### flow/config.mk
export PLATFORM = sky130hd
export DESIGN_NAME = pokey_advanced
export DESIGN_NICKNAME = pokey_advanced
export VERILOG_FILES = /design/flow/design.v
export SDC_FILE = /design/flow/constraint.sdc
export NUM_CORES = 4
export LEC_CHECK = 0
export ABC_AREA = 1
export CAP_MARGIN = 40
export CORE_MARGIN = 2
export CORE_UTILIZATION = 72
export CTS_CLUSTER_DIAMETER = 386
export CTS_CLUSTER_SIZE = 14
export HOLD_SLACK_MARGIN = 0.29
export PLACE_DENSITY_LB_ADDON = 0.19
export SETUP_SLACK_MARGIN = -0.28
export SLEW_MARGIN = 40
### flow/constraint.sdc
create_clock -name core_clock -period 2.89 [get_ports {clk}]
set_input_delay 0.5780 -clock core_clock [delete_from_list [all_inputs] [get_ports {clk}]]
set_output_delay 0.5780 -clock core_clock [all_outputs]
set_load 0.01 [all_outputs]
### flow/design.v
module pokey_advanced (
    input clk,               
    input enable_179mhz,     
    input reset_n,           
    input [3:0] addr,        
    input [7:0] din,         
    input we,                
    output reg audio_pwm     
);
    reg [7:0] audf [0:3];  
    reg [7:0] audc [0:3];  
    reg [7:0] audctl;      
    reg [3:0]  poly4;
    reg [4:0]  poly5;
    reg [16:0] poly17; 
    reg [15:0] counter [0:3]; 
    reg [3:0]  chan_out;    
    reg [4:0] count_64k;    
    reg [6:0] count_15k;    
    reg tick_64khz;
    reg tick_15khz;
    always @(posedge clk) begin
        tick_64khz <= 0;
        tick_15khz <= 0;
        if (!reset_n) begin
            count_64k <= 0;
            count_15k <= 0;
        end else if (enable_179mhz) begin
            if (count_64k == 27) begin  
                count_64k <= 0;
                tick_64khz <= 1;
            end else begin
                count_64k <= count_64k + 1;
            end
            if (count_15k == 113) begin  
                count_15k <= 0;
                tick_15khz <= 1;
            end else begin
                count_15k <= count_15k + 1;
            end
        end
    end
    always @(posedge clk) begin
        if (!reset_n) begin
            audctl <= 0;
            audc[0]<=0; audc[1]<=0; audc[2]<=0; audc[3]<=0;
            audf[0]<=0; audf[1]<=0; audf[2]<=0; audf[3]<=0;
        end else if (we) begin
            case (addr)
                0: audf[0] <= din;
                1: audc[0] <= din;
                2: audf[1] <= din;
                3: audc[1] <= din;
                4: audf[2] <= din;
                5: audc[2] <= din;
                6: audf[3] <= din;
                7: audc[3] <= din;
                8: audctl <= din;
            endcase
        end
    end
    wire p4_next = !(poly4[3] ^ poly4[2]);
    wire p5_next = !(poly5[4] ^ poly5[2]);
    wire p17_next = !(poly17[16] ^ poly17[4]);
    always @(posedge clk) begin
        if (!reset_n) begin
            poly4 <= 4'b1011;
            poly5 <= 5'b10101;
            poly17 <= 17'b10101010101010101;
        end else if (enable_179mhz) begin
            poly4 <= {poly4[2:0], p4_next};
            poly5 <= {poly5[3:0], p5_next};
            poly17 <= {poly17[15:0], p17_next};
        end
    end
    wire link_12 = audctl[4];
    wire link_34 = audctl[3];
    wire use_15khz = audctl[0];  
    integer i;
    reg channel_tick;  
    always @(posedge clk) begin
        if (!reset_n) begin
            counter[0] <= 0; counter[1] <= 0; counter[2] <= 0; counter[3] <= 0;
            chan_out <= 0;
        end else
        for (i=0; i<4; i=i+1) begin
            channel_tick = (use_15khz) ? tick_15khz : tick_64khz;
            if (i == 0 && audctl[6]) channel_tick = enable_179mhz;
            if (i == 2 && audctl[5]) channel_tick = enable_179mhz;
            if (channel_tick) begin
                if (!((i==1 && link_12) || (i==3 && link_34))) begin
                    if (counter[i] == 0) begin
                        if (i==0 && link_12) 
                            counter[i] <= {audf[1], audf[0]}; 
                        else if (i==2 && link_34) 
                            counter[i] <= {audf[3], audf[2]}; 
                        else 
                            counter[i] <= audf[i];
                        case (audc[i][7:5])
                            3'b000: chan_out[i] <= poly17[16] && poly5[4];  
                            3'b001: chan_out[i] <= poly5[4];                
                            3'b010: chan_out[i] <= poly17[16] && poly5[4]; 
                            3'b011: chan_out[i] <= poly5[4];               
                            3'b100: chan_out[i] <= poly17[16];              
                            3'b101: chan_out[i] <= ~chan_out[i];            
                            3'b110: chan_out[i] <= poly17[16];             
                            3'b111: chan_out[i] <= ~chan_out[i];            
                        endcase
                    end else begin
                        counter[i] <= counter[i] - 1;
                    end
                end
            end
        end
    end
    reg [5:0] mixed_audio; 
    integer k;
    always @(*) begin
        mixed_audio = 0;
        for (k=0; k<4; k=k+1) begin
            if (chan_out[k]) begin
                mixed_audio = mixed_audio + audc[k][3:0];
            end
        end
    end
    reg [5:0] pwm_counter;
    always @(posedge clk) begin
        if (!reset_n) begin
            pwm_counter <= 0;
            audio_pwm <= 0;
        end else begin
            pwm_counter <= pwm_counter + 1;
            audio_pwm <= (pwm_counter < mixed_audio);
        end
    end
endmodule
### flow/run.sh
#!/bin/bash
# the make line also repeats each setting of config.mk as NAME=value (left out here)
make -C /OpenROAD-flow-scripts/flow DESIGN_CONFIG=/design/flow/config.mk WORK_HOME=/design/flow/orfs CLKGATE_MAP_FILE= finish
==> impl_metrics.json, run 1 <==
{
  "setup_viol": 1,
  "critPathRequiredTime_ns": 3.23,
  "syn_area_um2": 9000,
  "power.share.clock_pct": 43.0,
  "chipArea_um2": 13400,
  "cp.depth": 18,
  "min_period_ns": 3.69,
  "dr.pass1.iters": 7,
  "clock_path_buffers": 2,
  "place_hpwl_um": 15000,
  "finalSetupTns_ns": -0.804,
  "finalMaxSlewViolations": 0,
  "ys_warn_count": 4,
  "powerSeq_mw": 2.50,
  "r2r_slack_ns": -0.80,
  "cts_root_buf": "clkbuf_16",
  "place.gp.congestion": 0.957,
  "cts_buffers": 17,
  "wirelength_um": 24600,
  "p_total_mw": 5.50,
  "so.violations": "negative setup slack",
  "antenna_left": 0,
  "worstSkewPairLatency_ns": 0.45,
  "muxShareOfSynthArea_pct": 0,
  "p_seq_share_pct": 45.4,
  "powerComb_mw": 0.634,
  "grt_overflow": 0,
  "yosys.area_share.simple_pct": 32.3,
  "whs_endpoint": "audf[0][7]",
  "max_slew_margin_pct": 52.7,
  "synth_cell_types": 46,
  "h-tree-depth": 4,
  "grt_pass1_vias": 8397,
  "rsz0062_at_grt": "yes",
  "path_max_fanout": 3,
  "fin_worst_skew_ns": 0.00797,
  "hold_class": "reg -> reg",
  "crit_type": "reg -> reg",
  "drc": 0,
  "top_area_cell": "dfxtp_1",
  "postLayoutSetupSlackWorst_ns": -0.804,
  "ys_top_cells_by_area": "dfxtp_1, nand2_1, nor2_1",
  "worst_r2r_path_depth": 18,
  "ys_sh_aoi_pct": 14.1,
  "cp.arrival_ns": 4.04,
  "critPathMaxStageDelay_ns": 0.56,
  "hold_violations": 0,
  "ys_seq_share_pct": 38.3,
  "cts_tree": "done",
  "outcome": "complete, but fails checks",
  "clk_pin_slew_ns": 0.07,
  "holdPathStages": 2,
  "antenna_cells": 0,
  "top_cells_by_count": "nand2_1, nor2_1, dfxtp_1",
  "dpl-instance-area_um2": 9510,
  "avgSynthCellArea_um2": 6.70,
  "fmax_ghz": 0.271,
  "antenna_found_initial": 0,
  "ys.flops": 172,
  "wire_per_inst_um": 15.8,
  "initialDrtViolationCount": 1280,
  "setup.worst_path.end": "audio_pwm",
  "max_slew.worst_pin.slew_ns": 0.710,
  "cp.buffers_inverters": 4,
  "finalClockPeriodUsage_pct": 128,
  "rows": 40,
  "grt_pass1_wl_um": 38900,
  "synth_cells": 1342,
  "powerDensity_nw_per_um2": 534,
  "slowest_stage": "fa_2",
  "critical_path.top_delay_family": "adder cells",
  "most_common_cell": "nand2_1",
  "end_kind": "flop",
  "syn-num-nets": 1389,
  "startpoint": "chan_out[0]",
  "area_growth_pct": 14.3,
  "vias": 9198,
  "ys_cells": 1342,
  "cts_hold_buf": 0,
  "xor_share_pct": 1.95,
  "grt_util_all_layers_pct": 36.5,
  "clkSinkCount": 172,
  "p_clk_mw": 2.37,
  "edf_count": 0,
  "leakage_nw": 4.75,
  "vias_per_cell": 5.91,
  "top_logic_kind": "simple AND/OR/NAND/NOR gates",
  "ios": 17,
  "rr_endpoint": "audio_pwm",
  "power_switching_mw": 1.50,
  "fp_util_pct": 74.3,
  "fin_area_um2": 10300,
  "intPower_mw": 4.00,
  "yosysChipArea_um2": 9000,
  "cpMostUsedCell": "inv_2",
  "vdd.ir_drop.worst_mv": 0.511,
  "synthArstFlopShare_pct": 0,
  "top_power_group": "sequential cells",
  "worstReg2RegStart": "chan_out[0]",
  "hp-start": "audf[0][7]",
  "tool_warnings": 34,
  "cap_violations": 0,
  "grt_max_degree": 39,
  "switching_share_pct": 27.3,
  "path_cells": "nand2_2 > inv_2 > ha_4 > inv_2 > fa_2 > o21ai_4 > fa_2 > inv_2 > o21ai_4 > inv_2 > fa_2 > nand3b_1 > a21oi_2 > xnor2_1 > ha_1 > nand2_1 > o211ai_1 > a21oi_1",
  "fp.dieW_um": 116,
  "nNetsFinal": 1423,
  "coreArea_um2": 12100,
  "cp-start-kind": "flop",
  "yosys.area.top_type_share_pct": 38.3,
  "fa_ha_area_share_pct": 4.56,
  "io_buffers": 16,
  "synthFlopType": "dfxtp_1",
  "dieHeight_um": 116,
  "pwr-share-comb_pct": 11.5
}
## metrics by stage
| stage | setup slack, ns | hold WS [ns] | utilization (%) | std cells |
|---|---|---|---|---|
| 6_report | -0.804 | 0.449 | 84.9 | 1557 |
| 5_1_grt | -0.879 | 0.467 | 84.9 | 1557 |
| 4_1_cts | -0.629 | 0.447 | 84.4 | 1555 |
| 3_5_place_dp | -0.700 | 0.437 | 78.5 | 1520 |
| 3_3_place_gp | -0.578 | 0.432 | 78.5 | 1520 |
| 2_1_floorplan | -0.497 | 0.420 | - | 1342 |
## final cells by class
cell class                      instances  area, um^2
Clock buffer                           21         470
Clock inverter                         11         133
Fill cell                             714        1830
Inverter                              166         623
Multi-Input combinational cell        968        4990
Sequential cell                       172        3450
Tap cell                              168         210
Timing Repair Buffer                   51         418
## metal layers
layer / track usage [%] / wire [um] / share of wire, % / vias up
li1: - / - / - / 4409
met1: 45.3 / 9680 / 39 / 4107
met2: 61.5 / 11500 / 47 / 560
met3: 7.79 / 2290 / 9.3 / 122
met4: 16.0 / 1140 / 4.6 / 0
met5: 0 / 0 / 0 / -
## timing repair
item	CTS	global route
hold endpoints to repair	0	0
gates resized	18	9
setup endpoints to repair	1	1
pin swaps	20	12
setup buffers	3	2
gates cloned	0	0
==> run 2, diff against run 1 <==
ABC_AREA = 0   (was 1)
CAP_MARGIN = 35   (was 40)
CORE_ASPECT_RATIO = 1.27   (was default)
CORE_MARGIN = 7   (was 2)
CORE_UTILIZATION = 27   (was 72)
CTS_CLUSTER_DIAMETER = default   (was 386)
CTS_CLUSTER_SIZE = default   (was 14)
HOLD_SLACK_MARGIN = default   (was 0.29)
MAX_ROUTING_LAYER = met5   (was default)
MIN_ROUTING_LAYER = met2   (was default)
PLACE_DENSITY_LB_ADDON = 0.15   (was 0.19)
SETUP_SLACK_MARGIN = -0.05   (was -0.28)
SLEW_MARGIN = 20   (was 40)
clock period = 3.89 ns   (was 2.89 ns; I/O delays follow)
==> run 2 against run 1 <==
Compared with the run above:
- the layout still fails its checks (negative setup slack)
- die size increased to 2.7 times the previous value
- setup slack better by 0.36 ns
- critical path depth grew 4
- via count rose by 4.7%
- sequential cell count unchanged
- synthesized area decreased by 5.3%
- maximum frequency down 15%
- wire length fell by 7.5%
- final cell count shrank 9.1%
- clock power down 23%
- sequential share of layout area grew 1.1 points
- non-clock buffer count is 2 higher
- largest cell class unchanged
- largest power group unchanged
==> impl_metrics.json, run 2 <==
{
  "outcome": "complete, but fails checks",
  "so.violations": "negative setup slack",
  "grt_max_degree": 63,
  "leakage_nw": 3.85,
  "grt_pass1_wl_um": 36200,
  "cap_violations": 0,
  "setup_viol": 1,
  "max_slew.worst_pin.slew_ns": 0.875,
  "crit_type": "reg -> reg",
  "worstReg2RegStart": "chan_out[0]",
  "ys_seq_share_pct": 40.4,
  "fp.dieW_um": 172,
  "hold_class": "reg -> reg",
  "synthFlopType": "dfxtp_1",
  "vias": 9626,
  "critical_path.top_delay_family": "adder cells",
  "rsz0062_at_grt": "yes",
  "synth_cell_types": 68,
  "cp.arrival_ns": 4.71,
  "cp.depth": 22,
  "finalClockPeriodUsage_pct": 111,
  "yosysChipArea_um2": 8520,
  "grt_overflow": 0,
  "top_area_cell": "dfxtp_1",
  "antenna_found_initial": 0,
  "clkSinkCount": 172,
  "end_kind": "flop",
  "synth_cells": 978,
  "top_logic_kind": "simple AND/OR/NAND/NOR gates",
  "syn-num-nets": 1025,
  "area_growth_pct": 16.9,
  "io_buffers": 16,
  "h-tree-depth": 4,
  "antenna_left": 0,
  "synthArstFlopShare_pct": 0,
  "fa_ha_area_share_pct": 4.94,
  "cp-start-kind": "flop",
  "finalMaxSlewViolations": 0,
  "wirelength_um": 22700,
  "min_period_ns": 4.34,
  "path_max_fanout": 4,
  "hp-start": "poly5[1]",
  "postLayoutSetupSlackWorst_ns": -0.447,
  "switching_share_pct": 24.6,
  "max_slew_margin_pct": 41.1,
  "yosys.area_share.simple_pct": 23.3,
  "fp_util_pct": 27.3,
  "initialDrtViolationCount": 1013,
  "r2r_slack_ns": -0.45,
  "top_cells_by_count": "dfxtp_1, nor2_1, mux2i_1",
  "hold_violations": 0,
  "powerComb_mw": 0.192,
  "vias_per_cell": 6.80,
  "cts_tree": "done",
  "p_total_mw": 3.84,
  "fmax_ghz": 0.231,
  "p_clk_mw": 1.82,
  "fill_cells": 3280,
  "pwr-share-comb_pct": 5.0,
  "syn_area_um2": 8520,
  "rows": 73,
  "top_power_group": "sequential cells",
  "dieHeight_um": 214,
  "antenna_cells": 0,
  "fin_worst_skew_ns": 0.0102,
  "muxShareOfSynthArea_pct": 11.4,
  "drc": 0,
  "yosys.area.top_type_share_pct": 40.4,
  "grt_pass1_vias": 10200,
  "cpMostUsedCell": "ha_4",
  "dp_cells": 1380,
  "clock_path_buffers": 2,
  "vdd.ir_drop.worst_mv": 0.236,
  "worstSkewPairLatency_ns": 0.44,
  "dr.pass1.iters": 5,
  "slowest_stage": "dfxtp_4",
  "cts_hold_buf": 0,
  "ios": 17,
  "ys.flops": 172,
  "ys_sh_aoi_pct": 12.4,
  "avgSynthCellArea_um2": 8.71,
  "path_cells": "and2_4 > ha_4 > inv_1 > fa_2 > nor2b_2 > nand3b_1 > xor2_2 > ha_4 > a21oi_2 > and3_1 > nor2_1 > mux2_4 > ha_4 > and3_4 > a221oi_4 > nor2b_1 > o31a_1 > a311oi_2 > ha_1 > a211oi_2 > nand2_1 > o21ai_1",
  "intPower_mw": 2.89,
  "ys_top_cells_by_area": "dfxtp_1, mux2i_1, nor2_1",
  "clk_pin_slew_ns": 0.08,
  "place_hpwl_um": 15200,
  "fin_util_pct": 32.0,
  "nNetsFinal": 1037,
  "edf_count": 0,
  "startpoint": "chan_out[0]",
  "critPathRequiredTime_ns": 4.26,
  "chipArea_um2": 36800,
  "most_common_cell": "dfxtp_1",
  "tool_warnings": 34,
  "power.share.clock_pct": 47.5,
  "cts_root_buf": "clkbuf_16",
  "wire_per_inst_um": 16.1,
  "final_cells": 1415,
  "cp.buffers_inverters": 1,
  "coreArea_um2": 31100,
  "cts_buffers": 17,
  "holdPathStages": 2,
  "p_seq_share_pct": 47.5,
  "powerDensity_nw_per_um2": 386,
  "grt_util_all_layers_pct": 18.5,
  "critPathMaxStageDelay_ns": 0.37,
  "powerSeq_mw": 1.83,
  "whs_endpoint": "poly5[2]",
  "ys_cells": 978,
  "rr_endpoint": "audio_pwm",
  "power_switching_mw": 0.946,
  "place.gp.congestion": 0.759,
  "ys_warn_count": 4,
  "setup.worst_path.end": "audio_pwm",
  "xor_share_pct": 3.91,
  "worst_r2r_path_depth": 22
}
==> run 2: layout make-up <==
class	instances	area [um^2]	share of cell area, %
multi-input combinational	725	4860	48.8
sequential	172	3450	34.6
tap	412	515	5.18
timing repair buffer	53	440	4.42
clock buffer	17	425	4.27
clock inverter	15	185	1.86
inverter	21	80.1	0.804
==> run 2: metrics by stage <==
| stage | area, um^2 | setup WS (ns) | hold slack (ns) | TNS (ns) |
|---|---|---|---|---|
| 2_1_floorplan | 8560 | -0.208 | 0.429 | -0.208 |
| 3_3_place_gp | 9260 | -0.452 | 0.457 | -0.452 |
| 3_5_place_dp | 9260 | -0.507 | 0.460 | -0.507 |
| 4_1_cts | 9900 | -0.392 | 0.480 | -0.392 |
| 5_1_grt | 9960 | -0.688 | 0.501 | -0.688 |
| 6_report | 9960 | -0.447 | 0.468 | -0.447 |
==> run 2: what timing repair did <==
action,CTS,global route
pin swaps,4,5
buffers inserted,1,1
endpoints found under the setup margin,1,1
gates resized,4,7
==> run 2: routing by layer <==
layer / GRT usage [%] / part of all wire [%]
met3: 26.4 / 41
met5: 2.24 / 0.40
met1: - / 0
met2: 21.2 / 54
met4: 4.37 / 4.8
==> run 3, diff against run 2 <==
ABC_AREA = 1   (was 0)
CAP_MARGIN = 20   (was 35)
CORE_ASPECT_RATIO = default   (was 1.27)
CORE_MARGIN = 2   (was 7)
CORE_UTILIZATION = 72   (was 27)
CTS_CLUSTER_DIAMETER = 387   (was default)
CTS_CLUSTER_SIZE = 100   (was default)
MAX_ROUTING_LAYER = default   (was met5)
MIN_ROUTING_LAYER = default   (was met2)
PLACE_DENSITY = 0.41   (was default)
PLACE_DENSITY_LB_ADDON = default   (was 0.15)
SETUP_SLACK_MARGIN = -0.39   (was -0.05)
TNS_END_PERCENT = 10   (was default)
clock period = 4.03 ns   (was 3.89 ns; I/O delays follow)
==> run 3 against run 2 <==
Compared with the run above:
- still fails the layout checks on negative setup slack
- sequential power is 2% lower
- cell area is 1.5% lower
- setup slack better by 0.44 ns
==> impl_metrics.json, run 3 <==
{
  "ys_top_cells_by_area": "dfxtp_1, nand2_1, nor2_1",
  "cp.arrival_ns": 4.40,
  "ys_warn_count": 4,
  "pwr-share-comb_pct": 11.3,
  "clkSinkCount": 172,
  "final_cells": 1527,
  "switching_share_pct": 27.9,
  "most_common_cell": "nand2_1",
  "cap_violations": 0,
  "xor_share_pct": 1.95,
  "hold_class": "reg -> reg",
  "grt_util_all_layers_pct": 33.9,
  "fmax_ghz": 0.248,
  "critical_path.top_delay_family": "adder cells",
  "logic_area_um2": 4760,
  "coreArea_um2": 12100,
  "fin_util_pct": 81.0,
  "clk_pin_slew_ns": 0.07,
  "max_slew.worst_pin.slew_ns": 1.08,
  "grt_pass1_wl_um": 36200,
  "cts_buffers": 17,
  "finalSetupTns_ns": -0.00416,
  "power_switching_mw": 1.07,
  "flop_area_um2": 3440,
  "fin_area_um2": 9810,
  "area_growth_pct": 9.03,
  "powerDensity_nw_per_um2": 391,
  "place_ws_ns": 0.0844,
  "cts_tree": "done",
  "wire_per_inst_um": 14.1,
  "worst_r2r_path_depth": 24,
  "so.violations": "negative setup slack",
  "finalClockPeriodUsage_pct": 100,
  "grt_max_degree": 75,
  "whs_endpoint": "audf[0][5]",
  "synthArstFlopShare_pct": 0,
  "ys_seq_share_pct": 38.3,
  "min_period_ns": 4.03,
  "critPathRequiredTime_ns": 4.39,
  "syn-num-nets": 1389,
  "powerSeq_mw": 1.79,
  "holdPathStages": 2,
  "drc": 0,
  "leakage_nw": 4.57,
  "max_slew_margin_pct": 28.2,
  "crit_type": "reg -> reg",
  "dr.pass1.iters": 6,
  "cts_root_buf": "clkbuf_16",
  "ys_sh_aoi_pct": 14.1,
  "dieHeight_um": 116,
  "top_logic_kind": "simple AND/OR/NAND/NOR gates",
  "worstSkewPairLatency_ns": 0.44,
  "vias_per_cell": 5.68,
  "clock_path_buffers": 2,
  "h-tree-depth": 4,
  "nNetsFinal": 1393,
  "yosys.area_share.simple_pct": 32.3,
  "end_kind": "flop",
  "grt_overflow": 0,
  "ys.flops": 172,
  "cp-start-kind": "flop",
  "cp.depth": 24,
  "vias": 8677,
  "wirelength_um": 21600,
  "muxShareOfSynthArea_pct": 0,
  "fill_cells": 892,
  "critPathMaxStageDelay_ns": 0.48,
  "worstReg2RegStart": "chan_out[0]",
  "top_area_cell": "dfxtp_1",
  "ys_cells": 1342,
  "finalMaxSlewViolations": 0,
  "hp-start": "audf[0][5]",
  "fp_util_pct": 74.3,
  "fin_worst_skew_ns": 0.0109,
  "p_clk_mw": 1.62,
  "io_buffers": 16,
  "vdd.ir_drop.worst_mv": 0.398,
  "setup_viol": 1,
  "synth_cells": 1342,
  "synthFlopType": "dfxtp_1",
  "postLayoutSetupSlackWorst_ns": -0.00416,
  "fp.dieW_um": 116,
  "startpoint": "chan_out[0]",
  "dp_cells": 1495,
  "hold_violations": 0,
  "fa_ha_area_share_pct": 4.56,
  "yosysChipArea_um2": 9000,
  "place_hpwl_um": 14700,
  "grt_pass1_vias": 7883,
  "cpMostUsedCell": "nand2_1",
  "path_max_fanout": 4,
  "edf_count": 0,
  "antenna_cells": 0,
  "powerComb_mw": 0.434,
  "rr_endpoint": "audio_pwm",
  "yosys.area.top_type_share_pct": 38.3,
  "syn_area_um2": 9000,
  "place.gp.congestion": 0.914,
  "r2r_slack_ns": -0.004,
  "avgSynthCellArea_um2": 6.70,
  "cts-resized-gates": 0,
  "cp.buffers_inverters": 4,
  "path_cells": "nand2_1 > inv_1 > ha_1 > inv_1 > fa_1 > o21ai_0 > fa_1 > or2_2 > nand3_1 > nand2_1 > ha_1 > nand3_1 > nand3_1 > nand2_1 > nand2_1 > nand2_1 > inv_1 > nand3_1 > nand2_1 > inv_1 > ha_1 > a21oi_1 > o211ai_1 > a21oi_1",
  "outcome": "complete, but fails checks",
  "power.share.clock_pct": 42.1,
  "initialDrtViolationCount": 1006,
  "cts_hold_buf": 0,
  "intPower_mw": 2.77,
  "chipArea_um2": 13400,
  "p_seq_share_pct": 46.6,
  "slowest_stage": "fa_1",
  "cts_setup_buffers": 0,
  "antenna_found_initial": 0,
  "top_power_group": "sequential cells",
  "antenna_left": 0,
  "top_cells_by_count": "nand2_1, nor2_1, dfxtp_1",
  "rows": 40,
  "ios": 17,
  "dpl-instance-area_um2": 9240,
  "tool_warnings": 33,
  "setup.worst_path.end": "audio_pwm",
  "synth_cell_types": 46
}
## run 3: cell type report
cell class / count / share of cell area [%]
clock buffers: 18 / 4.48
clock inverters: 14 / 1.38
inverters: 166 / 6.35
multi-input cells: 968 / 48.6
flip-flops and latches: 172 / 35.1
well taps: 168 / 2.14
repair buffers: 21 / 1.99
## run 3: stage by stage
| stage | total power, mW | hold WS, ns |
|---|---|---|
| after floorplan | 2.13 | 0.420 |
| after global placement | 2.23 | 0.433 |
| after CTS | 3.83 | 0.447 |
| final | 3.84 | 0.448 |
| after detailed placement | 2.24 | 0.436 |
| after global routing | 3.97 | 0.462 |
## run 3: per-layer routing
metal | global-route usage, % | routed length (um)
met3 | 5.91 | 1210
met2 | 56.1 | 10100
met4 | 13.5 | 503
met1 | 44.2 | 9730
met5 | 0 | 0
==> run 4, diff against run 3 <==
ABC_AREA = default   (was 1)
CORE_UTILIZATION = 69   (was 72)
CTS_CLUSTER_DIAMETER = default   (was 387)
CTS_CLUSTER_SIZE = default   (was 100)
PLACE_DENSITY = default   (was 0.41)
SETUP_SLACK_MARGIN = default   (was -0.39)
TNS_END_PERCENT = default   (was 10)
clock period = 4.36 ns   (was 4.03 ns; I/O delays follow)
==> run 4 against run 3 <==
Compared with the run above:
- still fails the layout checks on negative setup slack
- setup slack lost 0.11 ns
- hold slack better by 0.022 ns
- sequential share of layout area grew 1.2 points
- synthesized cell count down 27%
- clock skew is 0.0044 ns lower
- register-to-register slack lost 0.11 ns
- power shrank 15%
- maximum frequency shrank 9.8%
- critical path type unchanged
==> impl_metrics.json, run 4 <==
{
  "place_ws_ns": -0.334,
  "cp.depth": 22,
  "h-tree-depth": 4,
  "clock_path_buffers": 2,
  "ys_cells": 978,
  "outcome": "complete, but fails checks",
  "synth_cell_types": 68,
  "hold_violations": 0,
  "finalMaxSlewViolations": 0,
  "grt_pass1_wl_um": 32800,
  "worstReg2RegStart": "chan_out[0]",
  "grt_overflow": 0,
  "coreArea_um2": 12000,
  "min_period_ns": 4.47,
  "startpoint": "chan_out[0]",
  "yosys.area.top_type_share_pct": 40.4,
  "p_clk_mw": 1.47,
  "antenna_left": 0,
  "yosysChipArea_um2": 8520,
  "vdd.ir_drop.worst_mv": 0.383,
  "syn_area_um2": 8520,
  "powerDensity_nw_per_um2": 344,
  "top_logic_kind": "simple AND/OR/NAND/NOR gates",
  "crit_type": "reg -> reg",
  "rows": 40,
  "r2r_slack_ns": -0.11,
  "cts_root_buf": "clkbuf_16",
  "end_kind": "flop",
  "hold_slack_ns": 0.470,
  "chipArea_um2": 13300,
  "cts_hold_buf": 0,
  "xor_share_pct": 3.91,
  "fin_area_um2": 9480,
  "cp.arrival_ns": 4.84,
  "most_common_cell": "dfxtp_1",
  "so.violations": "negative setup slack",
  "setup.worst_path.end": "audio_pwm",
  "fp.dieW_um": 115,
  "path_cells": "and2_4 > ha_4 > inv_2 > fa_2 > nor2b_2 > nand3b_1 > xor2_1 > ha_1 > a21oi_2 > and3_4 > nor2_2 > mux2_4 > ha_4 > and3_4 > a221oi_4 > nor2b_1 > o31a_1 > a311oi_2 > ha_1 > a211oi_2 > nand2_1 > o21ai_1",
  "grt_max_degree": 63,
  "antenna_found_initial": 0,
  "worstSkewPairLatency_ns": 0.44,
  "area_growth_pct": 11.3,
  "drc": 0,
  "postLayoutSetupSlackWorst_ns": -0.113,
  "clk_pin_slew_ns": 0.06,
  "rr_endpoint": "audio_pwm",
  "switching_share_pct": 23.0,
  "ys.flops": 172,
  "synthArstFlopShare_pct": 0,
  "clkSinkCount": 172,
  "worst_r2r_path_depth": 22,
  "wirelength_um": 19800,
  "hold_class": "reg -> reg",
  "yosys.area_share.simple_pct": 23.3,
  "fp_util_pct": 70.9,
  "pwr-share-comb_pct": 4.9,
  "wire_per_inst_um": 17.5,
  "ys_top_cells_by_area": "dfxtp_1, mux2i_1, nor2_1",
  "io_buffers": 16,
  "power.share.clock_pct": 45.1,
  "fa_ha_area_share_pct": 4.94,
  "critical_path.top_delay_family": "adder cells",
  "finalSetupTns_ns": -0.113,
  "top_power_group": "sequential cells",
  "initialDrtViolationCount": 593,
  "critPathRequiredTime_ns": 4.73,
  "leakage_nw": 3.78,
  "dieHeight_um": 115,
  "synthFlopType": "dfxtp_1",
  "cts_buffers": 17,
  "hp-start": "pwm_counter[0]",
  "tool_warnings": 35,
  "top_area_cell": "dfxtp_1",
  "antenna_cells": 0,
  "dr.pass1.iters": 5,
  "power_switching_mw": 0.749,
  "cp.buffers_inverters": 1,
  "cap_violations": 0,
  "finalClockPeriodUsage_pct": 103,
  "cts_tree": "done",
  "vias_per_cell": 6.32,
  "grt_pass1_vias": 6739,
  "path_max_fanout": 4,
  "max_slew_margin_pct": 31.4,
  "slowest_stage": "fa_2",
  "max_slew.worst_pin.slew_ns": 1.02,
  "ys_seq_share_pct": 40.4,
  "place_hpwl_um": 13100,
  "synth_cells": 978,
  "ys_sh_aoi_pct": 12.4,
  "muxShareOfSynthArea_pct": 11.4,
  "nNetsFinal": 1022,
  "grt_util_all_layers_pct": 31.1,
  "powerComb_mw": 0.160,
  "dpl-instance-area_um2": 8720,
  "edf_count": 0,
  "ys_warn_count": 4,
  "powerSeq_mw": 1.63,
  "intPower_mw": 2.51,
  "place.gp.congestion": 0.900,
  "syn-num-nets": 1025,
  "critPathMaxStageDelay_ns": 0.35,
  "holdPathStages": 1,
  "whs_endpoint": "pwm_counter[0]",
  "ios": 17,
  "p_seq_share_pct": 50.0,
  "top_cells_by_count": "dfxtp_1, nor2_1, mux2i_1",
  "rsz0062_at_grt": "yes",
  "fin_worst_skew_ns": 0.00646,
  "vias": 7166,
  "setup_viol": 1,
  "fmax_ghz": 0.224,
  "cp-start-kind": "flop",
  "avgSynthCellArea_um2": 8.71
}
==> run 4: layout make-up <==
cell class	count	area, um^2
multi-input combinational	725	4870
sequential	172	3450
fill	806	2530
clock buffer	22	484
timing repair buffer	38	328
tap	147	184
clock inverter	9	88.8
inverter	21	78.8
==> run 4: through the flow <==
stage | instances | util [%] | power [mW]
global placement | 1093 | 72.6 | 1.81
CTS | 1132 | 78.5 | 3.27
detailed placement | 1093 | 72.6 | 1.82
global route | 1134 | 78.9 | 3.35
finish | 1134 | 78.9 | 3.26
floorplan | 978 | - | 1.77
==> run 4: per-layer routing <==
layer / part of all wire [%] / track usage [%] / vias up
met1: 45 / 40.1 / 3432
li1: - / - / 3484
met2: 48 / 52.2 / 206
met5: 0 / 0 / -
met4: 2.5 / 10.7 / 0
met3: 4.4 / 6.48 / 44
==> run 4: timing repair <==
action	CTS	global route
endpoints found under the setup margin	1	1
gates resized	21	5
pin swaps	12	9
setup buffers	8	2
==> run 5, diff against run 4 <==
ABC_AREA = 1   (was default)
CAP_MARGIN = 0   (was 20)
CORE_ASPECT_RATIO = 1.08   (was default)
CORE_UTILIZATION = 72   (was 69)
CTS_CLUSTER_DIAMETER = 113   (was default)
CTS_CLUSTER_SIZE = 24   (was default)
MAX_ROUTING_LAYER = met5   (was default)
MIN_ROUTING_LAYER = met1   (was default)
PLACE_DENSITY_LB_ADDON = 0.15   (was default)
SETUP_SLACK_MARGIN = 0.82   (was default)
clock period = 2.89 ns   (was 4.36 ns; I/O delays follow)
==> run 5 against run 4 <==
Compared with the run above:
- the layout still fails its checks (negative setup slack)
- combinational power went up to 4.0 times the previous value
- hold slack worse by 0.024 ns
- cell area is 8.0% higher
- via count is 28% higher
==> impl_metrics.json, run 5 <==
{
  "outcome": "complete, but fails checks",
  "so.violations": "negative setup slack",
  "dp_cells": 1507,
  "syn-num-nets": 1389,
  "hold_violations": 0,
  "setup.worst_path.end": "audio_pwm",
  "rsz0062_at_grt": "yes",
  "critPathMaxStageDelay_ns": 0.56,
  "slowest_stage": "fa_2",
  "cp.arrival_ns": 4.10,
  "p_clk_mw": 2.16,
  "fin_worst_skew_ns": 0.0122,
  "p_total_mw": 5.29,
  "xor_share_pct": 1.95,
  "cts_buffers": 17,
  "intPower_mw": 3.81,
  "powerComb_mw": 0.633,
  "hold_slack_ns": 0.447,
  "dr.pass1.iters": 7,
  "critPathRequiredTime_ns": 3.22,
  "worstReg2RegStart": "audc[0][0]",
  "postLayoutSetupSlackWorst_ns": -0.881,
  "antenna_cells": 0,
  "fin_area_um2": 10200,
  "ys_seq_share_pct": 38.3,
  "cts_root_buf": "clkbuf_16",
  "yosys.area_share.simple_pct": 32.3,
  "switching_share_pct": 28.1,
  "synth_cell_types": 46,
  "muxShareOfSynthArea_pct": 0,
  "grt_pass1_wl_um": 38400,
  "leakage_nw": 4.74,
  "cp.depth": 18,
  "yosysChipArea_um2": 9000,
  "synthFlopType": "dfxtp_1",
  "critical_path.top_delay_family": "adder cells",
  "area_growth_pct": 13.7,
  "grt_max_degree": 32,
  "r2r_slack_ns": -0.88,
  "dpl-instance-area_um2": 9490,
  "vdd.ir_drop.worst_mv": 0.506,
  "ys_warn_count": 4,
  "fp_util_pct": 73.5,
  "place_hpwl_um": 15200,
  "antenna_found_initial": 0,
  "power.share.clock_pct": 40.8,
  "powerSeq_mw": 2.50,
  "holdPathStages": 2,
  "place_ws_ns": -0.643,
  "hp-start": "audf[0][5]",
  "p_seq_share_pct": 47.2,
  "coreArea_um2": 12200,
  "yosys.area.top_type_share_pct": 38.3,
  "clkSinkCount": 172,
  "synth_cells": 1342,
  "top_power_group": "sequential cells",
  "syn_area_um2": 9000,
  "min_period_ns": 3.77,
  "clk_pin_slew_ns": 0.07,
  "powerDensity_nw_per_um2": 517,
  "finalSetupTns_ns": -0.881,
  "ys_top_cells_by_area": "dfxtp_1, nand2_1, nor2_1",
  "nNetsFinal": 1426,
  "top_logic_kind": "simple AND/OR/NAND/NOR gates",
  "end_kind": "flop",
  "vias": 9208,
  "power_switching_mw": 1.48,
  "synthArstFlopShare_pct": 0,
  "top_area_cell": "dfxtp_1",
  "avgSynthCellArea_um2": 6.70,
  "grt_overflow": 0,
  "startpoint": "audc[0][0]",
  "place.gp.congestion": 0.950,
  "fin_util_pct": 83.6,
  "grt_util_all_layers_pct": 35.0,
  "vias_per_cell": 5.96,
  "finalMaxSlewViolations": 0,
  "antenna_left": 0,
  "drc": 0,
  "wirelength_um": 25100,
  "fill_cells": 778,
  "ys_sh_aoi_pct": 14.1,
  "whs_endpoint": "audf[0][5]",
  "setup_viol": 1,
  "rr_endpoint": "audio_pwm",
  "cts_tree": "done",
  "pwr-share-comb_pct": 12.0,
  "max_slew_margin_pct": 54.2,
  "path_max_fanout": 3,
  "finalClockPeriodUsage_pct": 130,
  "cp.buffers_inverters": 3,
  "grt_pass1_vias": 8399,
  "crit_type": "reg -> reg",
  "ios": 17,
  "fa_ha_area_share_pct": 4.56,
  "h-tree-depth": 4,
  "fmax_ghz": 0.265,
  "io_buffers": 16,
  "clock_path_buffers": 2,
  "ys_cells": 1342,
  "worst_r2r_path_depth": 18,
  "wire_per_inst_um": 16.2,
  "chipArea_um2": 13400,
  "dieHeight_um": 120,
  "top_cells_by_count": "nand2_1, nor2_1, dfxtp_1",
  "edf_count": 0,
  "max_slew.worst_pin.slew_ns": 0.680,
  "fp.dieW_um": 112,
  "initialDrtViolationCount": 1084,
  "path_cells": "nand2_2 > inv_2 > ha_4 > nand2_1 > o21ai_0 > ha_1 > fa_2 > inv_1 > o21ai_2 > inv_1 > fa_2 > nand3b_1 > a21oi_2 > xnor2_1 > ha_1 > nand2_1 > o211ai_1 > a21oi_1",
  "ys.flops": 172,
  "final_cells": 1546,
  "rows": 42,
  "tool_warnings": 34,
  "cp-start-kind": "flop",
  "most_common_cell": "nand2_1",
  "hold_class": "reg -> reg",
  "cap_violations": 0,
  "worstSkewPairLatency_ns": 0.44
}
run 5: what timing repair did:
| item | in CTS | in global routing |
|---|---|---|
| gates cloned | 0 | 1 |
| endpoints found under the setup margin | 3 | 16 |
| pin swaps | 14 | 12 |
| buffers inserted | 2 | 4 |
| resized | 9 | 20 |
| hold buffers | 0 | 0 |
run 5: per-layer routing:
layer | GRT usage, % | wire [um]
met1 | 42.9 | 9770
met2 | 60.0 | 11500
met3 | 6.57 | 2510
met4 | 16.4 | 1340
met5 | 0 | 0
run 5: final cells by class:
| type | count | area, um^2 | share of cell area, % |
|---|---|---|---|
| flip-flops and latches | 172 | 3450 | 33.7 |
| inverters | 166 | 623 | 6.09 |
| multi-input cells | 969 | 4990 | 48.8 |
| clock inverters | 10 | 82.6 | 0.807 |
| clock buffers | 22 | 464 | 4.54 |
| well taps | 154 | 193 | 1.88 |
| repair buffers | 53 | 433 | 4.23 |
==> run 6, diff against run 5 <==
ABC_AREA = 0   (was 1)
CAP_MARGIN = 35   (was 0)
CORE_ASPECT_RATIO = 1.27   (was 1.08)
CTS_CLUSTER_DIAMETER = default   (was 113)
CTS_CLUSTER_SIZE = 29   (was 24)
SETUP_SLACK_MARGIN = -0.05   (was 0.82)
clock period = 4.23 ns   (was 2.89 ns; I/O delays follow)
==> run 6 against run 5 <==
Compared with the run above:
- the layout still fails its checks (negative setup slack)
- setup slack improved by 0.62 ns
- sequential cell count did not move
- clock power fell by about 30%
==> impl_metrics.json, run 6 <==
{
  "so.violations": "negative setup slack",
  "max_slew_margin_pct": 42.9,
  "cts_buffers": 17,
  "worstReg2RegStart": "chan_out[0]",
  "slowest_stage": "ha_1",
  "clock_path_buffers": 2,
  "path_max_fanout": 4,
  "wirelength_um": 21400,
  "cp.depth": 24,
  "dieHeight_um": 127,
  "pwr-share-comb_pct": 5.1,
  "crit_type": "reg -> reg",
  "cap_violations": 0,
  "coreArea_um2": 11500,
  "top_cells_by_count": "dfxtp_1, nor2_1, mux2i_1",
  "finalMaxSlewViolations": 0,
  "intPower_mw": 2.55,
  "top_power_group": "sequential cells",
  "area_growth_pct": 12.0,
  "synthArstFlopShare_pct": 0,
  "top_logic_kind": "simple AND/OR/NAND/NOR gates",
  "hp-start": "pwm_counter[0]",
  "r2r_slack_ns": -0.26,
  "ys_warn_count": 4,
  "powerSeq_mw": 1.68,
  "max_slew.worst_pin.slew_ns": 0.857,
  "grt_util_all_layers_pct": 33.3,
  "use_met3_pct": 6.45,
  "antenna_cells": 0,
  "ios": 17,
  "top_area_cell": "dfxtp_1",
  "vias_per_cell": 6.60,
  "p_seq_share_pct": 50.0,
  "logic_area_um2": 4910,
  "grt_overflow": 0,
  "synth_cell_types": 68,
  "fin_util_pct": 82.9,
  "ys_seq_share_pct": 40.4,
  "path_cells": "and2_4 > ha_4 > inv_2 > fa_2 > nand2b_1 > nand3b_1 > xor2_1 > ha_1 > a21oi_2 > buf_4 > a21oi_4 > nor2_2 > mux2_4 > ha_4 > and3_4 > a221oi_4 > buf_4 > nor4b_4 > a311oi_2 > ha_1 > buf_4 > nand3_1 > o21ai_1 > o21ai_1",
  "cts_tree": "done",
  "startpoint": "chan_out[0]",
  "grt_max_degree": 56,
  "power_switching_mw": 0.819,
  "hold_class": "reg -> reg",
  "finalClockPeriodUsage_pct": 106,
  "nNetsFinal": 1029,
  "busiest_layer": "met2",
  "fin_worst_skew_ns": 0.00793,
  "rsz0062_at_grt": "yes",
  "tool_warnings": 33,
  "setup.worst_path.end": "audio_pwm",
  "yosysChipArea_um2": 8520,
  "cpMostUsedCell": "buf_4",
  "fp.dieW_um": 101,
  "ys_cells": 978,
  "critPathRequiredTime_ns": 4.55,
  "holdPathStages": 1,
  "ys_sh_aoi_pct": 12.4,
  "clkSinkCount": 172,
  "edf_count": 0,
  "io_buffers": 16,
  "fa_ha_area_share_pct": 4.94,
  "critical_path.top_delay_family": "adder cells",
  "synth_cells": 978,
  "dr.pass1.iters": 5,
  "powerComb_mw": 0.172,
  "postLayoutSetupSlackWorst_ns": -0.263,
  "place.gp.congestion": 0.899,
  "ys_top_cells_by_area": "dfxtp_1, mux2i_1, nor2_1",
  "setup_viol": 1,
  "outcome": "complete, but fails checks",
  "p_clk_mw": 1.51,
  "fp_util_pct": 74.0,
  "place_hpwl_um": 14300,
  "chipArea_um2": 12700,
  "wire_per_inst_um": 18.9,
  "cp-start-kind": "flop",
  "initialDrtViolationCount": 538,
  "final_cells": 1133,
  "grt_pass1_wl_um": 34000,
  "critPathMaxStageDelay_ns": 0.39,
  "synthFlopType": "dfxtp_1",
  "fmax_ghz": 0.223,
  "end_kind": "flop",
  "grt_use_met2_pct": 58.0,
  "ys.flops": 172,
  "leakage_nw": 3.81,
  "yosys.area.top_type_share_pct": 40.4,
  "cp.arrival_ns": 4.81,
  "xor_share_pct": 3.91,
  "syn_area_um2": 8520,
  "rows": 44,
  "rr_endpoint": "audio_pwm",
  "cts_hold_buf": 0,
  "worstSkewPairLatency_ns": 0.43,
  "cp.buffers_inverters": 4,
  "vias": 7477,
  "powerDensity_nw_per_um2": 353,
  "antenna_found_initial": 0,
  "flop_area_um2": 3450,
  "h-tree-depth": 4,
  "muxShareOfSynthArea_pct": 11.4,
  "gr-usage-met1_pct": 39.0,
  "dp_cells": 1091,
  "min_period_ns": 4.49,
  "antenna_left": 0,
  "drc": 0,
  "power.share.clock_pct": 44.9,
  "avgSynthCellArea_um2": 8.71,
  "hold_violations": 0,
  "switching_share_pct": 24.3,
  "clk_pin_slew_ns": 0.07,
  "most_common_cell": "dfxtp_1",
  "cts_root_buf": "clkbuf_16",
  "worst_r2r_path_depth": 24,
  "fill_cells": 677,
  "syn-num-nets": 1025,
  "vdd.ir_drop.worst_mv": 0.230,
  "grt_pass1_vias": 7245,
  "whs_endpoint": "pwm_counter[0]",
  "yosys.area_share.simple_pct": 23.3
}
## run 6: layer usage
metal,wire [um],share of wire (%),up-vias
li1,-,-,3505
met1,8230,39,3562
met2,10700,50,323
met3,1480,6.9,87
met4,916,4.3,0
met5,0,0,-
## run 6: area by class of cell
type	count	area share [%]
sequential	172	36.1
multi-input combinational	725	51.5
clock buffer	19	4.54
inverter	21	0.826
tap	138	1.81
clock inverter	13	1.38
timing repair buffer	45	3.88
## run 6: metrics by stage
step / setup slack, ns / cell area [um^2] / TNS, ns / power (mW) / hold WS (ns)
final: -0.263 / 9540 / -0.263 / 3.37 / 0.471
after global routing: -0.465 / 9540 / -0.465 / 3.46 / 0.517
after CTS: -0.189 / 9430 / -0.189 / 3.37 / 0.475
after detailed placement: -0.433 / 8760 / -0.433 / 1.88 / 0.459
after global placement: -0.130 / 8750 / -0.130 / 1.87 / 0.454
after floorplan: -0.0455 / 8530 / -0.0455 / 1.82 / 0.429
## run 6: repair_timing
item | in CTS | in global routing
setup buffers | 6 | 2
pin swaps | 13 | 12
gates resized | 17 | 16
gates cloned | 0 | 0
setup endpoints to repair | 1 | 1
==> run 7, diff against run 6 <==
ABC_AREA = default   (was 0)
CAP_MARGIN = 15   (was 35)
CORE_ASPECT_RATIO = default   (was 1.27)
CORE_UTILIZATION = 58   (was 72)
CTS_CLUSTER_SIZE = default   (was 29)
MAX_ROUTING_LAYER = default   (was met5)
MIN_ROUTING_LAYER = default   (was met1)
PLACE_DENSITY_LB_ADDON = default   (was 0.15)
SETUP_SLACK_MARGIN = 0.91   (was -0.05)
clock period = 3.32 ns   (was 4.23 ns; I/O delays follow)
==> run 7 against run 6 <==
Compared with the run above:
- still fails the layout checks on negative setup slack
- via count is 3.9% lower
- clock power up 28%
- sequential share of layout area fell by 0.85 points
- largest power group unchanged
==> impl_metrics.json, run 7 <==
{
  "startpoint": "chan_out[0]",
  "critPathRequiredTime_ns": 3.68,
  "r2r_slack_ns": -1.07,
  "end_kind": "flop",
  "area_growth_pct": 14.7,
  "path_max_fanout": 4,
  "setup_viol": 1,
  "nNetsFinal": 1045,
  "yosysChipArea_um2": 8520,
  "ys_warn_count": 4,
  "worstReg2RegStart": "chan_out[0]",
  "yosys.area.top_type_share_pct": 40.4,
  "top_logic_kind": "simple AND/OR/NAND/NOR gates",
  "place_hpwl_um": 14100,
  "dr.pass1.iters": 5,
  "finalClockPeriodUsage_pct": 132,
  "fp_util_pct": 59.1,
  "ys_cells": 978,
  "whs_endpoint": "pwm_counter[0]",
  "critPathMaxStageDelay_ns": 0.35,
  "max_slew.worst_pin.slew_ns": 0.733,
  "switching_share_pct": 23.9,
  "outcome": "complete, but fails checks",
  "rsz0062_at_grt": "yes",
  "hp-start": "pwm_counter[0]",
  "powerSeq_mw": 2.14,
  "powerDensity_nw_per_um2": 439,
  "finalSetupTns_ns": -1.07,
  "clock_path_buffers": 2,
  "coreArea_um2": 14400,
  "synth_cells": 978,
  "pwr-share-comb_pct": 5.2,
  "p_seq_share_pct": 49.9,
  "yosys.area_share.simple_pct": 23.3,
  "power_switching_mw": 1.03,
  "grt_max_degree": 48,
  "synth_cell_types": 68,
  "cts_tree": "done",
  "top_power_group": "sequential cells",
  "io_buffers": 16,
  "finalMaxSlewViolations": 0,
  "hold_class": "reg -> reg",
  "antenna_found_initial": 0,
  "grt_pass1_vias": 7078,
  "min_period_ns": 4.39,
  "fa_ha_area_share_pct": 4.94,
  "antenna_cells": 0,
  "cp-start-kind": "flop",
  "crit_type": "reg -> reg",
  "drc": 0,
  "powerComb_mw": 0.222,
  "postLayoutSetupSlackWorst_ns": -1.07,
  "vias_per_cell": 6.02,
  "clk_pin_slew_ns": 0.06,
  "hold_violations": 0,
  "ys_sh_aoi_pct": 12.4,
  "critical_path.top_delay_family": "adder cells",
  "place.gp.congestion": 0.862,
  "h-tree-depth": 4,
  "rows": 44,
  "ys.flops": 172,
  "top_area_cell": "dfxtp_1",
  "initialDrtViolationCount": 499,
  "chipArea_um2": 15700,
  "cp.buffers_inverters": 3,
  "cp.depth": 23,
  "ios": 17,
  "setup.worst_path.end": "audio_pwm",
  "cap_violations": 0,
  "logic_area_um2": 4940,
  "synthFlopType": "dfxtp_1",
  "intPower_mw": 3.26,
  "synthArstFlopShare_pct": 0,
  "worstSkewPairLatency_ns": 0.43,
  "fp.dieW_um": 125,
  "ys_seq_share_pct": 40.4,
  "worst_r2r_path_depth": 23,
  "wirelength_um": 20600,
  "edf_count": 0,
  "grt_pass1_wl_um": 34000,
  "fin_worst_skew_ns": 0.00762,
  "fmax_ghz": 0.228,
  "rr_endpoint": "audio_pwm",
  "flop_area_um2": 3450,
  "vdd.ir_drop.worst_mv": 0.352,
  "antenna_left": 0,
  "dieHeight_um": 125,
  "dp_cells": 1152,
  "most_common_cell": "dfxtp_1",
  "xor_share_pct": 3.91,
  "grt_overflow": 0,
  "clkSinkCount": 172,
  "syn-num-nets": 1025,
  "power.share.clock_pct": 44.9,
  "tool_warnings": 36,
  "path_cells": "and2_4 > ha_4 > inv_2 > fa_2 > nand2b_1 > nand3b_1 > xor2_2 > ha_4 > a21oi_4 > buf_4 > a21oi_4 > nor2_2 > mux2_4 > ha_4 > and3_4 > a221oi_4 > buf_6 > nor4b_4 > a311oi_2 > ha_1 > a211oi_2 > nand2_1 > o21ai_1",
  "cpMostUsedCell": "ha_4",
  "grt_util_all_layers_pct": 26.4,
  "avgSynthCellArea_um2": 8.71,
  "hold_slack_ns": 0.469,
  "so.violations": "negative setup slack",
  "fill_cells": 1173,
  "wire_per_inst_um": 17.2,
  "muxShareOfSynthArea_pct": 11.4,
  "top_cells_by_count": "dfxtp_1, nor2_1, mux2i_1",
  "syn_area_um2": 8520,
  "cp.arrival_ns": 4.75,
  "holdPathStages": 1,
  "p_clk_mw": 1.93,
  "leakage_nw": 3.90,
  "cts_root_buf": "clkbuf_16",
  "final_cells": 1194,
  "cts_buffers": 17,
  "ys_top_cells_by_area": "dfxtp_1, mux2i_1, nor2_1",
  "max_slew_margin_pct": 51.1,
  "vias": 7186,
  "slowest_stage": "fa_2"
}
==> run 7: repair_timing <==
action	4_1_cts	5_1_grt
endpoints found under the setup margin	1	17
gates resized	9	20
hold buffers	0	0
setup buffers	9	2
pin swaps	12	15
gates cloned	0	0
==> run 7: area by class of cell <==
type	count	share of cell area, %
Multi-Input combinational cell	725	50.6
Timing Repair Buffer	61	5.16
Clock buffer	18	4.49
Inverter	21	0.807
Clock inverter	13	1.33
Tap cell	184	2.36
Sequential cell	172	35.3
==> run 7: metrics by stage <==
| step | setup slack, ns | cell area (um^2) | utilization [%] | power, mW |
|---|---|---|---|---|
| 2_1_floorplan | -0.778 | 8560 | - | 2.32 |
| 3_3_place_gp | -0.897 | 8970 | 62.2 | 2.39 |
| 3_5_place_dp | -1.04 | 8970 | 62.2 | 2.40 |
| 4_1_cts | -0.932 | 9660 | 67.0 | 4.32 |
| 5_1_grt | -1.25 | 9770 | 67.7 | 4.44 |
| 6_report | -1.07 | 9770 | 67.7 | 4.29 |
==> run 7: routing by layer <==
| metal | global-route usage [%] | wire length, um | vias to the layer above |
|---|---|---|---|
| li1 | - | - | 3540 |
| met1 | 34.6 | 9480 | 3450 |
| met2 | 44.2 | 9880 | 165 |
| met3 | 3.68 | 833 | 31 |
| met4 | 10.4 | 384 | 0 |
| met5 | 0 | 0 | - |
==> run 8, diff against run 7 <==
CAP_MARGIN = 20   (was 15)
CORE_UTILIZATION = 12   (was 58)
SETUP_SLACK_MARGIN = default   (was 0.91)
clock period = 7.55 ns   (was 3.32 ns; I/O delays follow)
==> run 8 against run 7 <==
Compared with the run above:
- the run now finishes clean
- setup slack better by 3.5 ns
- combinational power is 59% lower
- global-route usage is 21 points lower
- largest power group unchanged
- sequential share of layout area is 1.6 points lower
- register-to-register slack better by 3.5 ns
- critical path depth is 1 lower
- sequential power is 56% lower
- via count is 5.1% lower
- power is 56% lower
- non-clock buffer count is 39 lower
- count of clock-buffer cells in the layout is 1 lower
- largest cell class unchanged
==> impl_metrics.json, run 8 <==
{
  "outcome": "timing/DRC/antenna clean",
  "muxShareOfSynthArea_pct": 11.4,
  "worst_r2r_path_depth": 22,
  "dr.pass1.iters": 4,
  "ys_seq_share_pct": 40.4,
  "powerComb_mw": 0.0913,
  "grt_use_met2_pct": 8.05,
  "clk_pin_slew_ns": 0.07,
  "grt_overflow": 0,
  "place_hpwl_um": 14300,
  "ys.flops": 172,
  "powerDensity_nw_per_um2": 186,
  "synth_cells": 978,
  "hp-start": "poly5[3]",
  "yosysChipArea_um2": 8520,
  "xor_share_pct": 3.91,
  "path_cells": "and2_1 > ha_1 > inv_1 > fa_1 > nor2b_1 > nand3b_1 > xor2_1 > ha_1 > a21oi_1 > and3_1 > nor2_1 > mux2_2 > ha_1 > and3_1 > a221oi_1 > nor2b_1 > o31a_1 > a311oi_1 > ha_1 > a211oi_1 > nand2_1 > o21ai_0",
  "max_slew_margin_pct": 23.4,
  "yosys.area_share.simple_pct": 23.3,
  "place.gp.congestion": 0.770,
  "power_switching_mw": 0.475,
  "use_met3_pct": 1.80,
  "critical_path.top_delay_family": "adder cells",
  "fa_ha_area_share_pct": 4.94,
  "vdd.ir_drop.worst_mv": 0.152,
  "rows": 97,
  "powerSeq_mw": 0.942,
  "fmax_ghz": 0.197,
  "cap_violations": 0,
  "gr-usage-met1_pct": 8.15,
  "initialDrtViolationCount": 396,
  "vias": 6820,
  "setup_viol": 0,
  "coreArea_um2": 70100,
  "rsz0062_at_grt": "no",
  "syn-num-nets": 1025,
  "h-tree-depth": 4,
  "holdPathStages": 2,
  "rr_endpoint": "audio_pwm",
  "cts_hold_buf": 0,
  "vias_per_cell": 3.57,
  "ios": 17,
  "cts_setup_buffers": 0,
  "top_logic_kind": "simple AND/OR/NAND/NOR gates",
  "finalSetupTns_ns": 0,
  "grt_util_all_layers_pct": 5.73,
  "logic_area_um2": 4750,
  "cts-resized-gates": 0,
  "fp_util_pct": 12.1,
  "grt_pass1_wl_um": 33900,
  "dp_cells": 1880,
  "edf_count": 0,
  "grt_max_degree": 54,
  "fin_util_pct": 14.6,
  "fin_worst_skew_ns": 0.0128,
  "intPower_mw": 1.43,
  "wirelength_um": 20900,
  "critPathMaxStageDelay_ns": 0.47,
  "synthFlopType": "dfxtp_1",
  "crit_type": "reg -> reg",
  "drc": 0,
  "clkSinkCount": 172,
  "top_power_group": "sequential cells",
  "setup.worst_path.end": "audio_pwm",
  "syn_area_um2": 8520,
  "max_slew.worst_pin.slew_ns": 1.15,
  "startpoint": "chan_out[0]",
  "wire_per_inst_um": 10.9,
  "cts_buffers": 17,
  "cp.depth": 22,
  "busiest_layer": "met1",
  "hold_violations": 0,
  "tool_warnings": 31,
  "ys_top_cells_by_area": "dfxtp_1, mux2i_1, nor2_1",
  "min_period_ns": 5.07,
  "antenna_found_initial": 5,
  "flop_area_um2": 3440,
  "top_area_cell": "dfxtp_1",
  "fill_cells": 8046,
  "clock_path_buffers": 2,
  "nNetsFinal": 1006,
  "grt_pass1_vias": 6232,
  "whs_endpoint": "poly5[4]",
  "synth_cell_types": 68,
  "p_total_mw": 1.91,
  "worstSkewPairLatency_ns": 0.44,
  "cts_tree": "done",
  "cp.buffers_inverters": 1,
  "most_common_cell": "dfxtp_1",
  "synthArstFlopShare_pct": 0,
  "p_clk_mw": 0.872,
  "yosys.area.top_type_share_pct": 40.4,
  "hold_class": "reg -> reg",
  "worstReg2RegStart": "chan_out[0]",
  "path_max_fanout": 7,
  "cpMostUsedCell": "ha_1",
  "antenna_left": 0,
  "r2r_slack_ns": 2.48,
  "switching_share_pct": 24.9,
  "ys_sh_aoi_pct": 12.4,
  "p_seq_share_pct": 49.4,
  "critPathRequiredTime_ns": 7.91,
  "top_cells_by_count": "dfxtp_1, nor2_1, mux2i_1",
  "power.share.clock_pct": 45.8,
  "io_buffers": 16,
  "leakage_nw": 3.68,
  "dieHeight_um": 270,
  "area_growth_pct": 20.1,
  "slowest_stage": "dfxtp_1",
  "cp-start-kind": "flop",
  "finalClockPeriodUsage_pct": 67.2,
  "finalMaxSlewViolations": 0,
  "fp.dieW_um": 270,
  "chipArea_um2": 73100,
  "ys_warn_count": 4,
  "antenna_cells": 0,
  "final_cells": 1912,
  "cp.arrival_ns": 5.43,
  "end_kind": "flop",
  "avgSynthCellArea_um2": 8.71,
  "pwr-share-comb_pct": 4.8,
  "cts_root_buf": "clkbuf_16",
  "ys_cells": 978
}
==> run 8: per-layer routing <==
metal,wire [um],vias to the layer above,part of all wire (%)
met1,10900,3212,52
met4,335,10,1.6
met5,63,-,0.30
li1,-,3461,-
met3,1030,33,4.9
met2,8500,104,41
==> run 8: through the flow <==
step | hold WS [ns] | area (um^2) | setup slack [ns]
5_1_grt | 0.488 | 10200 | 1.85
3_5_place_dp | 0.458 | 9650 | 2.53
2_1_floorplan | 0.429 | 8520 | 3.08
4_1_cts | 0.478 | 10200 | 2.49
6_report | 0.473 | 10200 | 2.48
3_3_place_gp | 0.455 | 9650 | 2.64
==> run 8: cell type report <==
cell class | instances | share of cell area [%]
Clock buffer | 17 | 4.16
Clock inverter | 15 | 1.49
Inverter | 21 | 0.783
Multi-Input combinational cell | 725 | 46.5
Sequential cell | 172 | 33.7
Tap cell | 940 | 11.5
Timing Repair Buffer | 22 | 1.91
==> run 9, diff against run 8 <==
ABC_AREA = 1   (was default)
CAP_MARGIN = 35   (was 20)
CORE_ASPECT_RATIO = 1.27   (was default)
CORE_MARGIN = 7   (was 2)
CORE_UTILIZATION = 51   (was 12)
CTS_CLUSTER_DIAMETER = 245   (was default)
CTS_CLUSTER_SIZE = 94   (was default)
MAX_ROUTING_LAYER = met5   (was default)
MIN_ROUTING_LAYER = met1   (was default)
PLACE_DENSITY_LB_ADDON = 0.15   (was default)
SETUP_SLACK_MARGIN = -0.05   (was default)
TNS_END_PERCENT = 15   (was default)
clock period = 3.89 ns   (was 7.55 ns; I/O delays follow)
==> run 9 against run 8 <==
Compared with the run above:
- sequential cell count unchanged
- synthesized cell count up 37%
- wire length up 2.4%
- sequential share of layout area up 0.66 points
- synthesized area up 5.6%
- count of clock-buffer cells in the layout up 1
- via count up 21%
- critical endpoint unchanged
- largest cell class unchanged
- highest routed layer is now met4
==> impl_metrics.json, run 9 <==
{
  "outcome": "timing/DRC/antenna clean",
  "slowest_stage": "fa_2",
  "setup.worst_path.end": "audio_pwm",
  "grt_util_all_layers_pct": 19.7,
  "powerComb_mw": 0.447,
  "nNetsFinal": 1396,
  "end_kind": "flop",
  "powerSeq_mw": 1.85,
  "synthArstFlopShare_pct": 0,
  "muxShareOfSynthArea_pct": 0,
  "place_hpwl_um": 15100,
  "cap_violations": 0,
  "leakage_nw": 4.59,
  "postLayoutSetupSlackWorst_ns": 0.153,
  "area_growth_pct": 11.6,
  "tool_warnings": 31,
  "cts_hold_buf": 0,
  "worstReg2RegStart": "chan_out[0]",
  "fa_ha_area_share_pct": 4.56,
  "io_buffers": 16,
  "cpMostUsedCell": "nand2_1",
  "pwr-share-comb_pct": 11.2,
  "r2r_slack_ns": 0.15,
  "fp.dieW_um": 132,
  "clk_pin_slew_ns": 0.08,
  "synthFlopType": "dfxtp_1",
  "syn_area_um2": 9000,
  "hold_slack_ns": 0.448,
  "critPathRequiredTime_ns": 4.25,
  "path_max_fanout": 4,
  "syn-num-nets": 1389,
  "ys_top_cells_by_area": "dfxtp_1, nand2_1, nor2_1",
  "rows": 54,
  "grt_max_degree": 57,
  "place_ws_ns": -0.0765,
  "critPathMaxStageDelay_ns": 0.59,
  "yosys.area_share.simple_pct": 32.3,
  "initialDrtViolationCount": 551,
  "grt_pass1_vias": 7450,
  "power_switching_mw": 1.16,
  "holdPathStages": 2,
  "power.share.clock_pct": 42.5,
  "cts_tree": "done",
  "vias": 8264,
  "ys_sh_aoi_pct": 14.1,
  "top_area_cell": "dfxtp_1",
  "top_logic_kind": "simple AND/OR/NAND/NOR gates",
  "top_power_group": "sequential cells",
  "antenna_left": 0,
  "clock_path_buffers": 2,
  "powerDensity_nw_per_um2": 398,
  "max_slew.worst_pin.slew_ns": 0.828,
  "wirelength_um": 21300,
  "worst_r2r_path_depth": 23,
  "coreArea_um2": 17200,
  "ys_warn_count": 4,
  "switching_share_pct": 29.0,
  "p_clk_mw": 1.70,
  "setup_viol": 0,
  "rr_endpoint": "audio_pwm",
  "synth_cells": 1342,
  "avgSynthCellArea_um2": 6.70,
  "antenna_found_initial": 0,
  "worstSkewPairLatency_ns": 0.44,
  "h-tree-depth": 4,
  "max_slew_margin_pct": 44.4,
  "chipArea_um2": 21600,
  "most_common_cell": "nand2_1",
  "cp.arrival_ns": 4.10,
  "wire_per_inst_um": 13.5,
  "hold_violations": 0,
  "fin_worst_skew_ns": 0.00993,
  "grt_overflow": 0,
  "cp.depth": 23,
  "path_cells": "nand2_1 > inv_1 > ha_2 > inv_1 > fa_2 > o21ai_4 > fa_2 > or2_2 > nand3_2 > nand2_2 > ha_4 > nand3_2 > nand3_2 > nand2_1 > nand2_1 > nand2_1 > o211ai_1 > nand2_1 > inv_2 > ha_4 > a21oi_2 > o211ai_1 > a21oi_1",
  "yosysChipArea_um2": 9000,
  "edf_count": 0,
  "whs_endpoint": "audf[0][2]",
  "grt_pass1_wl_um": 35600,
  "synth_cell_types": 46,
  "startpoint": "chan_out[0]",
  "hold_class": "reg -> reg",
  "cp-start-kind": "flop",
  "intPower_mw": 2.83,
  "cts_root_buf": "clkbuf_16",
  "ys_cells": 1342,
  "critical_path.top_delay_family": "adder cells",
  "cp.buffers_inverters": 3,
  "cts_buffers": 17,
  "min_period_ns": 3.74,
  "drc": 0,
  "ys_seq_share_pct": 38.3,
  "finalMaxSlewViolations": 0,
  "finalClockPeriodUsage_pct": 96.1,
  "vias_per_cell": 5.21,
  "hp-start": "audf[0][2]",
  "antenna_cells": 0,
  "dieHeight_um": 164,
  "crit_type": "reg -> reg",
  "dr.pass1.iters": 5,
  "fmax_ghz": 0.268,
  "xor_share_pct": 1.95,
  "p_seq_share_pct": 46.3,
  "fp_util_pct": 52.2,
  "ys.flops": 172,
  "vdd.ir_drop.worst_mv": 0.316,
  "top_cells_by_count": "nand2_1, nor2_1, dfxtp_1",
  "ios": 17,
  "yosys.area.top_type_share_pct": 38.3,
  "place.gp.congestion": 0.866,
  "clkSinkCount": 172
}
-- run 9: repair_timing --
action | 4_1_cts | 5_1_grt
resized | 1 | 21
pin swaps | 0 | 7
buffers inserted | 0 | 1
endpoints found under the setup margin | 1 | 1
-- run 9: through the flow --
| stage | std cells | util [%] | area [um^2] | total power [mW] | setup TNS, ns |
|---|---|---|---|---|---|
| 3_3_place_gp | 1552 | 54.1 | 9310 | 2.33 | 0 |
| 5_1_grt | 1586 | 58.3 | 10000 | 4.17 | -0.0734 |
| 3_5_place_dp | 1553 | 54.2 | 9330 | 2.33 | -0.0765 |
| 4_1_cts | 1585 | 57.6 | 9920 | 4.01 | -0.0239 |
| 2_1_floorplan | 1342 | - | 9000 | 2.21 | 0 |
| 6_report | 1586 | 58.3 | 10000 | 3.99 | 0 |
-- run 9: cell type report --
cell class	instances	area [um^2]
Clock buffer	18	439
Fill cell	1702	7190
Inverter	166	623
Clock inverter	14	153
Tap cell	224	280
Timing Repair Buffer	24	230
Multi-Input combinational cell	968	4870
Sequential cell	172	3450
-- run 9: routing by layer --
metal	part of all wire [%]	global-route usage, %	wire (um)
met4	1.7	6.35	353
met1	48	25.7	10200
met5	0	0	0
met2	47	33.2	9970
met3	3.6	3.11	777
No activity file was given, so power comes from the tool's default toggle rates.
